## run A
==> flow/design.v (excerpt) <==
module Top_FFT #(
    parameter   INTEGER_SIZE = 4,
                FRACT_SIZE = 14,
                NFFT = 64
) (
    input       wire                                             clk, rst,
    input       wire                                             start_FFT,
    input       wire    signed  [INTEGER_SIZE+FRACT_SIZE-1:0]    serial_in_r, serial_in_i,
    output      wire    signed  [INTEGER_SIZE+FRACT_SIZE-1:0]    serial_out_r, serial_out_i,
    output      wire                                             end_FFT, data_valid_FFT
);
For scale: about 3400 flip-flops, ~77 I/O pins, roughly 210000 um2 of cells after synthesis.
Settings: LEC_CHECK=0, ABC_AREA=1, CAP_MARGIN=15, CELL_PAD_IN_SITES_DETAIL_PLACEMENT=2, CORE_MARGIN=4, CORE_UTILIZATION=36, CTS_CLUSTER_DIAMETER=220, CTS_CLUSTER_SIZE=15, GPL_ROUTABILITY_DRIVEN=0, GPL_TIMING_DRIVEN=0, PLACE_DENSITY_LB_ADDON=0.08, SETUP_SLACK_MARGIN=-0.31, SLEW_MARGIN=5, TNS_END_PERCENT=70; clock period 8.4 ns.
run.sh (not shown) runs the stock make flow with config.mk's settings and CLKGATE_MAP_FILE=.
Run A finished all stages; layout check result: FAIL, due to negative setup slack.
The inputs of run B differ from those of run A as listed below.
- a change of CAP_MARGIN from 15 to 5
- a change of SETUP_SLACK_MARGIN from -0.31 to 0.82
- a change of SLEW_MARGIN from 5 to 20
- a deleted ABC_AREA that had been 1
- a deleted GPL_TIMING_DRIVEN that had been 0
- a change of CORE_UTILIZATION from 36 to 70
- a change of GPL_ROUTABILITY_DRIVEN from 0 to 1
- a deleted CELL_PAD_IN_SITES_DETAIL_PLACEMENT that had been 2
- a deleted PLACE_DENSITY_LB_ADDON that had been 0.08
- a change of CORE_MARGIN from 4 to 2
- a change of CTS_CLUSTER_DIAMETER from 220 to 72
- an added PLACE_DENSITY of 0.65
- a change of TNS_END_PERCENT from 70 to 75
- a change of CTS_CLUSTER_SIZE from 15 to 21
Notes after the runs:
To summarise run A: no stage aborted, but the layout did not pass its checks, failing on negative setup slack.
Run B did not stop at any stage, and its layout met the timing, design-rule and antenna checks.
Sequential cell count came out exactly the same in run A and run B.
Diff run A and run B: worst-case hold slack higher in run B
Run B vs run A — clock network fraction of total power dropped 2.0 points.
Changes observed in run B relative to run A: number of detailed-routing iterations run before antenna repair went up 2; via count went down 21701.
Setup changes, run B to run C
- GPL_TIMING_DRIVEN newly set to 0
- PLACE_DENSITY_LB_ADDON newly set to 0.05
- CORE_UTILIZATION changed from 70 to 50
- CTS_CLUSTER_SIZE changed from 21 to 15
- CAP_MARGIN changed from 5 to 10
- SETUP_SLACK_MARGIN changed from 0.82 to -0.31
- PLACE_DENSITY removed (was 0.65)
[summary]
- Diff run B -> run C: clock network latency to the later pin of the worst-skew pair now sits higher, highest attainable clock frequency now smaller.
- In run C the global-route usage turned out 8.0 points lower than in run B.
- Summary across run C and run B: the single failing run is run C.
- Total power density per cell area (run C vs. run B) increases by a little under 10%
- On combinational gate area: run C sits below run B.
- Run B → run C: non-clock buffer count +56; utilization shows a reduction of 21 points; static leakage power higher.
- On worst hold slack across all endpoints, run B loses to run C.
Changes in run D relative to run C:
- CORE_UTILIZATION now 22, was 50
- GPL_ROUTABILITY_DRIVEN now 0, was 1
- CTS_CLUSTER_DIAMETER now 182, was 72
--- outcome ---
Run D completed end to end; final checks failed (negative setup slack).
On part of the power in combinational logic, run C tracks run D almost exactly.
Run C leaves more setup margin than run D.
Looking at total global routing track utilization, run D sits below run C.
Cell with the largest stage delay on the worst path = sky130_fd_sc_hd__fa_1: run C; cell with the largest stage delay on the worst path = sky130_fd_sc_hd__xor2_4: run D
Per the comparison of run D with run C, critical path depth fell 33%, post-cts gate resize count rose by 58, sequential share of power picked up an extra 0.2 points.

---

Setup of harbor:
Top_FFT again, from the RTL that the note above started with.
Design Top_FFT, start of the top module:
module Top_FFT #(
    parameter   INTEGER_SIZE = 4,
                FRACT_SIZE = 14,
                NFFT = 64
) (
    input       wire                                             clk, rst,
    input       wire                                             start_FFT,
    input       wire    signed  [INTEGER_SIZE+FRACT_SIZE-1:0]    serial_in_r, serial_in_i,
    output      wire    signed  [INTEGER_SIZE+FRACT_SIZE-1:0]    serial_out_r, serial_out_i,
    output      wire                                             end_FFT, data_valid_FFT
);
localparam DATA_WIDTH = INTEGER_SIZE+FRACT_SIZE ;
wire    [$clog2(NFFT)-1:0]        start_stages;
wire    [DATA_WIDTH-1:0]        stage2_in_r, stage2_in_i;
wire    [DATA_WIDTH-1:0]        stage3_in_r, stage3_in_i;
wire    [DATA_WIDTH-1:0]        stage4_in_r, stage4_in_i;
wire    [DATA_WIDTH-1:0]        stage5_in_r, stage5_in_i;
wire    [DATA_WIDTH-1:0]        stage6_in_r, stage6_in_i;
wire    [DATA_WIDTH-1:0]        stage7_in_r, stage7_in_i;
FFT_1st_stage #(.INTEGER_SIZE(INTEGER_SIZE), .FRACT_SIZE(FRACT_SIZE), .STAGE_NO(1), .NFFT(NFFT)) ST1 (
    .clk(clk),
    .rst(rst),
    .start_conv(start_stages[0]),
    .serial_in_r(serial_in_r),
    .serial_in_i(serial_in_i),
    .serial_out_r(stage2_in_r),
    .serial_out_i(stage2_in_i)
);
FFT_2nd_stage #(.INTEGER_SIZE(INTEGER_SIZE), .FRACT_SIZE(FRACT_SIZE), .STAGE_NO(2), .NFFT(NFFT)) ST2 (
    .clk(clk),
    .rst(rst),
    .start_conv(start_stages[1]),
    .serial_in_r(stage2_in_r),
    .serial_in_i(stage2_in_i),
    .serial_out_r(stage3_in_r),
    .serial_out_i(stage3_in_i)
);
  ...
export LEC_CHECK = 0
export ABC_AREA = 1
export CAP_MARGIN = 5
export CORE_MARGIN = 2
export CORE_UTILIZATION = 70
export CTS_CLUSTER_DIAMETER = 72
export CTS_CLUSTER_SIZE = 54
export GPL_ROUTABILITY_DRIVEN = 1
export HOLD_SLACK_MARGIN = 0.3
export SETUP_SLACK_MARGIN = 1.57
export SLEW_MARGIN = 20
export TNS_END_PERCENT = 75
create_clock -name core_clock -period 5.96 [get_ports {clk}]
harbor never completed, since it errored out during global routing (5_1_grt).
Modified inputs, raven compared to harbor
# harbor
export LEC_CHECK = 0
export ABC_AREA = 1
export CAP_MARGIN = 5
export CORE_MARGIN = 2
export CORE_UTILIZATION = 70
export CTS_CLUSTER_DIAMETER = 72
export CTS_CLUSTER_SIZE = 54
export GPL_ROUTABILITY_DRIVEN = 1
export HOLD_SLACK_MARGIN = 0.3
export SETUP_SLACK_MARGIN = 1.57
export SLEW_MARGIN = 20
export TNS_END_PERCENT = 75
create_clock -name core_clock -period 5.96 [get_ports {clk}]
# raven
export LEC_CHECK = 0
export CAP_MARGIN = 20
export CORE_MARGIN = 2
export CORE_UTILIZATION = 70
export CTS_CLUSTER_SIZE = 37
export PLACE_DENSITY = 0.6
export SLEW_MARGIN = 20
create_clock -name core_clock -period 8.76 [get_ports {clk}]
## What came out
In raven the implementation ran to completion but is not tape-out ready, as the final checks report antenna violations. In the reports for raven and harbor, the smaller complex-gate fraction of the synthesized area belongs to raven. Relative to harbor, fraction of synthesized cell area in xor and xnor cells has increased by 1.1 points in raven. Looking at cell count after synthesis across raven and harbor, the one that comes out higher is harbor. Comparing area of the placeable core for raven and harbor, the smaller number came from raven. raven ends up with a final estimated routing congestion in global placement that is 0.067 lower than in harbor. Area reported by Yosys stat for raven: about 4% down relative to harbor. Top-level I/O count: raven vs harbor identical. Diff harbor -> raven | total number of H-tree levels | increase of 1. harbor → raven: average footprint of a synthesized cell has increased, area after synthesis went down, post-detailed-placement half-perimeter wirelength shows a reduction of 110000 um.
### raven -> cedar
# raven
export LEC_CHECK = 0
export CAP_MARGIN = 20
export CORE_MARGIN = 2
export CORE_UTILIZATION = 70
export CTS_CLUSTER_SIZE = 37
export PLACE_DENSITY = 0.6
export SLEW_MARGIN = 20
create_clock -name core_clock -period 8.76 [get_ports {clk}]
# cedar
export LEC_CHECK = 0
export CAP_MARGIN = 20
export CORE_MARGIN = 2
export CORE_UTILIZATION = 40
export PLACE_DENSITY = 0.6
export SLEW_MARGIN = 20
create_clock -name core_clock -period 10.7 [get_ports {clk}]
[summary]
cedar — power in combinational cells 29% lower, raven as reference
cedar vs. raven: final period demand of the worst path shows an increase of 1.10 ns, number of clock buffers in the layout shows an increase of 7, overall power after layout has decreased, placed cell area rose by 1.1%.
cedar: PASS, flow complete, no timing, DRC or antenna violations
Layout checks on raven: not met. Flow itself completed; violations: antenna violations.
Inputs modified between cedar and juniper:
# cedar
export LEC_CHECK = 0
export CAP_MARGIN = 20
export CORE_MARGIN = 2
export CORE_UTILIZATION = 40
export PLACE_DENSITY = 0.6
export SLEW_MARGIN = 20
create_clock -name core_clock -period 10.7 [get_ports {clk}]
# juniper
export LEC_CHECK = 0
export CAP_MARGIN = 20
export CORE_MARGIN = 2
export CORE_UTILIZATION = 40
export PLACE_DENSITY = 0.6
export SLEW_MARGIN = 20
create_clock -name core_clock -period 13.3 [get_ports {clk}]
==> results <==
cedar → juniper: number of antenna diodes increased 2; clock-cell share of area essentially unchanged; minimum clock period increased 1.24 ns; sum of internal, switching and leakage power decreased 20%; growth of design area from synthesis to finish decreased 0.31 points. Status | cedar and juniper | clean. cedar tops out at a higher clock frequency than juniper. Higher met3 routed wirelength goes to juniper over cedar. Route | juniper vs cedar | wire longer in juniper.
Modified inputs, pepper compared to juniper
# juniper
export LEC_CHECK = 0
export CAP_MARGIN = 20
export CORE_MARGIN = 2
export CORE_UTILIZATION = 40
export PLACE_DENSITY = 0.6
export SLEW_MARGIN = 20
create_clock -name core_clock -period 13.3 [get_ports {clk}]
# pepper
export LEC_CHECK = 0
export CAP_MARGIN = 20
export CORE_MARGIN = 2
export CORE_UTILIZATION = 70
export PLACE_DENSITY = 0.6
export SLEW_MARGIN = 20
create_clock -name core_clock -period 8.97 [get_ports {clk}]
[summary]
- pepper vs. juniper: cell area shrank by about 0.9%, overall routed net length saw an increase, wire length per cell now larger.
Power figures rest on the tool's default switching activity, not on a simulated workload.
